Setup of willow:
// ResonantLowPassFilter
module ResonantLowPassFilter(
    input clk,
    input signed [15:0] audio_in,
    input signed [15:0] cutoff,
    input signed [15:0] resonance,
    input signed [15:0] gain,
    input reset_n,
    output reg signed [15:0] filtered_audio
);
Settings: LEC_CHECK=0, ABC_AREA=1, CAP_MARGIN=20, CORE_MARGIN=2, CORE_UTILIZATION=57, CTS_CLUSTER_DIAMETER=356, CTS_CLUSTER_SIZE=99, SLEW_MARGIN=20; clock period 5.14 ns.
run.sh (not shown) runs the stock make flow with config.mk's settings and CLKGATE_MAP_FILE=.
In willow the implementation completed, yet the final layout does not meet the checks, the culprit being setup timing.
## Diff of input files: zinc against willow
- ABC_AREA no longer set, was 1
- CORE_ASPECT_RATIO now 0.71, previously not set
- CTS_CLUSTER_SIZE no longer set, was 99
- CORE_UTILIZATION now 72, was 57
- CTS_CLUSTER_DIAMETER no longer set, was 356
- the clock period (ns, I/O delays scaled along) now 5.98, was 5.14
Notes after the runs:
zinc had finished all stages when the layout checks came back failing, citing setup timing. Compared with willow, in zinc final critical path time including I/O delays and setup increased 0.73 ns; total iterations of the first detailed-routing run has decreased; met1 layer usage reported by global route picked up an extra 15 points; met1 layer wirelength in the final routing shows a reduction of about 8%; relative area change from synthesis to final layout higher. Number of nets at the end of the flow (lower): zinc. Row detailed placer's ending HPWL: zinc lower / willow higher. Going from willow to zinc, cell count along the critical path decreased by 19% relative to the old numbers, site row count down 29%. The capture point of the worst path comes out feedback[12] in one run and feedback[3] in the other, namely in willow and zinc respectively.
--- input diff zinc..sierra ---
- removing CORE_ASPECT_RATIO (formerly 0.71)
- setting PLACE_DENSITY to 0.95 for the first time
- changing the clock period (ns, I/O delays scaled along) from 5.98 to 5.72
--- outcome ---
In sierra the implementation completed, yet the final layout does not meet the checks, the culprit being setup timing.
sierra ends up with a via-per-instance ratio that is 23% higher than in zinc.
As far as die size is concerned, zinc and sierra perform about the same.
In the flow results for zinc and sierra, the signed area change from the synthesized netlist to the final layout is larger on zinc.
The count of plain and timing-repair buffers in the layout in zinc is 1.05 times that in sierra.
zinc ended up with state[5] as its startpoint of the worst setup timing path; sierra ended up with alpha[5].
Between zinc and sierra, the arrival time of the worst setup path is higher for sierra.
Compared with zinc, sierra has less setup slack.
Reported for zinc and sierra, chip area line of the yosys report turned out identical to the last digit.
Edits applied to the flow inputs when going from sierra to xenon:
- CORE_UTILIZATION changed from 72 to 39
- PLACE_DENSITY removed (was 0.95)
- the clock period (ns, I/O delays scaled along) changed from 5.72 to 11.0
[summary]
xenon went all the way through synthesis, placement and routing and the layout is clean on timing, DRC and antenna.
Detailed route wirelength on metal3 (xenon / sierra): 0.11
For the relative area change from synthesis to final layout, xenon came in 12 points lower than sierra did.
met4 as the highest metal layer with signal wires was reported by xenon, and met5 by sierra.
Diff sierra -> xenon: via count moved down; longest individual stage delay on the worst path now sits higher.


## fjord
Starting RTL as in the previous note.
export LEC_CHECK = 0
export CAP_MARGIN = 20
export CELL_PAD_IN_SITES_DETAIL_PLACEMENT = 2
export CELL_PAD_IN_SITES_GLOBAL_PLACEMENT = 2
export CORE_ASPECT_RATIO = 0.63
export CORE_MARGIN = 2
export CORE_UTILIZATION = 18
export CTS_CLUSTER_DIAMETER = 93
export CTS_CLUSTER_SIZE = 99
export GPL_ROUTABILITY_DRIVEN = 1
export GPL_TIMING_DRIVEN = 1
export HOLD_SLACK_MARGIN = 0.26
export MAX_ROUTING_LAYER = met4
export MIN_ROUTING_LAYER = met1
export PLACE_DENSITY_LB_ADDON = 0.1
export SLEW_MARGIN = 20
create_clock -name core_clock -period 9.33 [get_ports {clk}]
Per the final summary, fjord finished and its layout is clean on timing, DRC and antenna.
Here is what was changed in the inputs of tundra compared with fjord.
- removing GPL_ROUTABILITY_DRIVEN (formerly 1)
- removing PLACE_DENSITY_LB_ADDON (formerly 0.1)
- removing HOLD_SLACK_MARGIN (formerly 0.26)
- removing CELL_PAD_IN_SITES_GLOBAL_PLACEMENT (formerly 2)
- removing MAX_ROUTING_LAYER (formerly met4)
- removing CTS_CLUSTER_SIZE (formerly 99)
- removing CORE_ASPECT_RATIO (formerly 0.63)
- changing CORE_UTILIZATION from 18 to 40
- removing CELL_PAD_IN_SITES_DETAIL_PLACEMENT (formerly 2)
- removing GPL_TIMING_DRIVEN (formerly 1)
- removing CTS_CLUSTER_DIAMETER (formerly 93)
- removing MIN_ROUTING_LAYER (formerly met1)
- changing the clock period (ns, I/O delays scaled along) from 9.33 to 6.75
## What came out
Any difference in post-synth area from yosys stat between fjord and tundra is small enough to ignore. Comparing fjord against tundra, there is no change at all in number of top-level pins. Compared with fjord, tundra shows a lower initial antenna violation count.


Setup of v6:
ResonantLowPassFilter again, from the RTL that the note above started with.
export LEC_CHECK = 0
export CAP_MARGIN = 0
export CELL_PAD_IN_SITES_DETAIL_PLACEMENT = 0
export CELL_PAD_IN_SITES_GLOBAL_PLACEMENT = 0
export CORE_ASPECT_RATIO = 0.88
export CORE_MARGIN = 2
export CORE_UTILIZATION = 72
export CTS_CLUSTER_DIAMETER = 104
export CTS_CLUSTER_SIZE = 35
export GPL_ROUTABILITY_DRIVEN = 1
export GPL_TIMING_DRIVEN = 1
export HOLD_SLACK_MARGIN = -0.05
export MAX_ROUTING_LAYER = met4
export MIN_ROUTING_LAYER = met1
export PLACE_DENSITY = 0.35
export SETUP_SLACK_MARGIN = 0.81
export SLEW_MARGIN = 5
create_clock -name core_clock -period 6.58 [get_ports {clk}]
v6: no failed stages, no open violations at the end
Setup changes, v6 to v7
# v6
export LEC_CHECK = 0
export CAP_MARGIN = 0
export CELL_PAD_IN_SITES_DETAIL_PLACEMENT = 0
export CELL_PAD_IN_SITES_GLOBAL_PLACEMENT = 0
export CORE_ASPECT_RATIO = 0.88
export CORE_MARGIN = 2
export CORE_UTILIZATION = 72
export CTS_CLUSTER_DIAMETER = 104
export CTS_CLUSTER_SIZE = 35
export GPL_ROUTABILITY_DRIVEN = 1
export GPL_TIMING_DRIVEN = 1
export HOLD_SLACK_MARGIN = -0.05
export MAX_ROUTING_LAYER = met4
export MIN_ROUTING_LAYER = met1
export PLACE_DENSITY = 0.35
export SETUP_SLACK_MARGIN = 0.81
export SLEW_MARGIN = 5
create_clock -name core_clock -period 6.58 [get_ports {clk}]
# v7
export LEC_CHECK = 0
export CAP_MARGIN = 20
export CORE_MARGIN = 2
export CORE_UTILIZATION = 72
export MAX_ROUTING_LAYER = met4
export PLACE_DENSITY_LB_ADDON = 0.07
export SETUP_SLACK_MARGIN = 1.58
export SLEW_MARGIN = 20
create_clock -name core_clock -period 5.3 [get_ports {clk}]
### Flow results
- Final checks on v7, whose flow otherwise completed, came back failing, citing negative setup slack.
- The run showing the smaller non-clock buffer count is v6.
- Against v6, post-layout worst setup margin in v7 came out worse.
- Looking at cell depth of the worst setup path across v7 and v6, the one that comes out lower is v7.
- Synthesized area: v7 vs v6 identical


Starting RTL as in the previous note.
export LEC_CHECK = 0
export ABC_AREA = 1
export CAP_MARGIN = 20
export CELL_PAD_IN_SITES_DETAIL_PLACEMENT = 1
export CORE_MARGIN = 2
export CORE_UTILIZATION = 24
export PLACE_DENSITY_LB_ADDON = 0.29
export SLEW_MARGIN = 35
create_clock -name core_clock -period 3.8 [get_ports {clk}]
The baseline finished but failed the layout checks on setup timing.
==> next run, changes <==
ABC_AREA = unset   (was 1)
CELL_PAD_IN_SITES_DETAIL_PLACEMENT = unset   (was 1)
CORE_UTILIZATION = 40   (was 24)
PLACE_DENSITY_LB_ADDON = unset   (was 0.29)
SETUP_SLACK_MARGIN = 0.86   (was unset)
SLEW_MARGIN = 20   (was 35)
clock period = 6.75 ns   (was 3.8 ns; I/O delays follow)
The changed run went through all stages and came out clean. Global-route usage came out higher by 5.1 points. Wire length goes down by a quarter to a third. Final cell count went down by a quarter to a third. Worst setup slack improved by 2.4 ns. Register-to-register slack improved by 2.4 ns. Core utilization increases by 17 points. Cell area came out lower by about a fifth.
==> next run, changes <==
CORE_UTILIZATION = 66   (was 40)
SETUP_SLACK_MARGIN = unset   (was 0.86)
clock period = 5.72 ns   (was 6.75 ns; I/O delays follow)
The new run finished but failed the layout checks on setup timing.
Via count is higher by 3.4%.
Sequential cell count is unchanged.
==> next run, changes <==
CAP_MARGIN = 10   (was 20)
CORE_UTILIZATION = 72   (was 66)
SETUP_SLACK_MARGIN = 1.63   (was unset)
What happened: The new run finished but fails on setup timing; setup slack got worse by 0.094 ns; die area drops by 8.2%; count of clock-buffer cells in the layout stays the same; via count climbs by 5.9%.


Setup of build 98:
The RTL this note starts from:
==> flow/design.v <==
module ResonantLowPassFilter(
    input clk,
    input signed [15:0] audio_in,
    input signed [15:0] cutoff,
    input signed [15:0] resonance,
    input signed [15:0] gain,
    input reset_n,
    output reg signed [15:0] filtered_audio
);
    parameter [15:0] MAX_POS_VALUE = 16'h7FFF;
    parameter [15:0] MIN_NEG_VALUE = -16'h8000;
    reg signed [15:0] state;
    reg signed [15:0] feedback;
    reg signed [15:0] output_reg;
    reg signed [15:0] alpha;
    reg signed [15:0] beta;
    reg signed [15:0] gamma;
    wire signed [31:0] fb_prod  = $signed(state) * $signed(beta);
    wire signed [31:0] out_prod = $signed(state) * $signed(alpha);
    wire signed [16:0] fb_full  = fb_prod >>> 15;
    wire signed [16:0] out_full = out_prod >>> 15;
    wire signed [16:0] st_full  = $signed(audio_in) - $signed(feedback);
    wire signed [16:0] fa_full  = $signed(output_reg) + ($signed(gamma) >>> 1);
    function signed [15:0] sat17;
        input signed [16:0] v;
        begin
            if (v > $signed({MAX_POS_VALUE[15], MAX_POS_VALUE}))
                sat17 = $signed(MAX_POS_VALUE);
            else if (v < $signed({MIN_NEG_VALUE[15], MIN_NEG_VALUE}))
                sat17 = $signed(MIN_NEG_VALUE);
            else
                sat17 = v[15:0];
        end
    endfunction
    always @(posedge clk or negedge reset_n) begin
        if (!reset_n) begin
            state <= $signed(16'h0000);
            feedback <= $signed(16'h0000);
            output_reg <= $signed(16'h0000);
            alpha <= $signed(16'h0000);
            beta <= $signed(16'h0000);
            gamma <= $signed(16'h0000);
            filtered_audio <= $signed(16'h0000);
        end else begin
            alpha <= $signed(cutoff);
            beta <= $signed(resonance);
            gamma <= $signed(gain);
            feedback <= sat17(fb_full);
            state <= sat17(st_full);
            output_reg <= sat17(out_full);
            filtered_audio <= sat17(fa_full);  
        end
    end
endmodule
export LEC_CHECK = 0
export ABC_AREA = 1
export CAP_MARGIN = 20
export CORE_ASPECT_RATIO = 0.98
export CORE_MARGIN = 7
export CORE_UTILIZATION = 47
export CTS_CLUSTER_DIAMETER = 34
export GPL_ROUTABILITY_DRIVEN = 0
export MAX_ROUTING_LAYER = met4
export PLACE_DENSITY_LB_ADDON = 0.09
export SLEW_MARGIN = 20
create_clock -name core_clock -period 7.0 [get_ports {clk}]
Having completed the whole flow, build 98 delivered a layout that passed the timing, design-rule and antenna checks.
Input-level comparison between build 92 and build 98:
- a deleted CTS_CLUSTER_DIAMETER that had been 34
- an added TNS_END_PERCENT of 5
- an added CTS_CLUSTER_SIZE of 51
- a change of CORE_MARGIN from 7 to 10
- an added MIN_ROUTING_LAYER of met2
- a change of CORE_UTILIZATION from 47 to 34
- a change of PLACE_DENSITY_LB_ADDON from 0.09 to 0.02
- a deleted ABC_AREA that had been 1
- a deleted MAX_ROUTING_LAYER that had been met4
- a deleted CORE_ASPECT_RATIO that had been 0.98
Results
Build 92 against build 98: final standard cell area without fillers lower, largest fanout of any net on the critical path now sits lower, final net count decreased 20%, critical path depth increased 4.8%, synthesis area per yosys went down by 9.5%.
Build 98 has a lower mean instance size in the synthesized netlist than build 92.
Note that the largest net degree at the start of global routing recorded for build 98 amounts to 1.11 times the value seen in build 92.
Build 92 ended up with sky130_fd_sc_hd__dfrtp_2 as its cell with the largest stage delay on the worst path; build 98 ended up with sky130_fd_sc_hd__dfrtp_1.
[diff] least setup slack across all paths after layout, build 92 relative to build 98: regression
Die size grows by more than a quarter when moving from build 98 to build 92.
Input-level comparison between build 69 and build 92:
- PLACE_DENSITY_LB_ADDON no longer set, was 0.02
- CTS_CLUSTER_SIZE now 100, was 51
- CTS_CLUSTER_DIAMETER now 218, previously not set
- GPL_ROUTABILITY_DRIVEN no longer set, was 0
- MIN_ROUTING_LAYER no longer set, was met2
- CORE_UTILIZATION now 31, was 34
- CORE_MARGIN now 2, was 10
==> results <==
Per the final summary, build 69 finished and its layout is clean on timing, DRC and antenna. The final reports for build 69 and build 92 show overall die area lower in the former. In build 69, the final cell count came out about 0.66% above the value in build 92. Build 69 vs. build 92: antenna diode instance count shows an increase of 2, global-route wire length before repair now smaller, flop share of the area saw little to no change. Build 92 has lower pin count of the biggest net entering global routing than build 69. Register-to-register slack improves in build 69 relative to build 92. Port buffer count essentially unchanged between build 69 and build 92.
The inputs of build 47 differ from those of build 69 as listed below.
- clearing TNS_END_PERCENT, which used to be 5
- swapping 100 for 22 in CTS_CLUSTER_SIZE
- putting SETUP_SLACK_MARGIN at 0.05 where nothing was set
- swapping 31 for 40 in CORE_UTILIZATION
- putting HOLD_SLACK_MARGIN at -0.1 where nothing was set
- swapping 218 for 345 in CTS_CLUSTER_DIAMETER
- putting CELL_PAD_IN_SITES_GLOBAL_PLACEMENT at 1 where nothing was set
Findings:
Via count delta (build 69 -> build 47): insignificant
Final core area utilization: lower on build 69
Looking at end point of the critical path, the feedback[7] result is from build 69; the feedback[10] one comes from build 47.
From build 69 to build 47, clock buffer count from CTS did not move at all.
Cell resize tally after clock tree synthesis ends up lower on build 69.
Between build 69 and build 47, the flow reports detailed-route wire length per cell increasing by more than 10%.
Input-level comparison between build 39 and build 47:
- TNS_END_PERCENT: unset -> 5
- CTS_CLUSTER_DIAMETER: 345 -> 218
- HOLD_SLACK_MARGIN: -0.1 -> unset
- CORE_UTILIZATION: 40 -> 38
- PLACE_DENSITY: unset -> 0.91
- SETUP_SLACK_MARGIN: 0.05 -> unset
- CELL_PAD_IN_SITES_GLOBAL_PLACEMENT: 1 -> unset
- CTS_CLUSTER_SIZE: 22 -> 100
[summary]
For the share of the final layout cell area in sequential cells, build 39 came in 0.17 points higher than build 47 did. Delta(total of plain and repair buffers excluding clock buffers, build 39 - build 47) < 0. The number of levels the H-tree was split into of build 47 and that of build 39 are within noise of each other. For build 39, the timing startpoint of the critical path was state[1], unlike build 47, where it was beta[2]. Build 47 -> build 39: setup clock skew after layout flat.


Starts from the design.v that is shown in full above.
make LEC_CHECK=0 ABC_AREA=1 CAP_MARGIN=20 CELL_PAD_IN_SITES_DETAIL_PLACEMENT=2 CORE_MARGIN=10 CORE_UTILIZATION=34 CTS_CLUSTER_SIZE=51 GPL_ROUTABILITY_DRIVEN=0 MIN_ROUTING_LAYER=met2 PLACE_DENSITY_LB_ADDON=0.02 SLEW_MARGIN=20 TNS_END_PERCENT=15 finish   # period 7.0 ns
The first run completed without violations.
Next try:
==> flow/config.mk (replaced) <==
export PLATFORM = sky130hd
export DESIGN_NAME = ResonantLowPassFilter
export DESIGN_NICKNAME = ResonantLowPassFilter
export VERILOG_FILES = /design/flow/design.v
export SDC_FILE = /design/flow/constraint.sdc
export NUM_CORES = 4
export LEC_CHECK = 0
export CAP_MARGIN = 20
export CORE_MARGIN = 7
export CORE_UTILIZATION = 40
export MAX_ROUTING_LAYER = met4
export SLEW_MARGIN = 20
What happened: Setup slack gets worse by 200 ps. Final cell count went down by a quarter to a third. Global-route usage is lower by 12 points. Routed wire length came out lower by a quarter to a third. Sequential share of layout area goes up by 0.99 points. Design area is lower by a little under a tenth. Via count goes down by well over a third. Synthesized area decreases by roughly a tenth. Synthesized cell count came out lower by a quarter to a third.
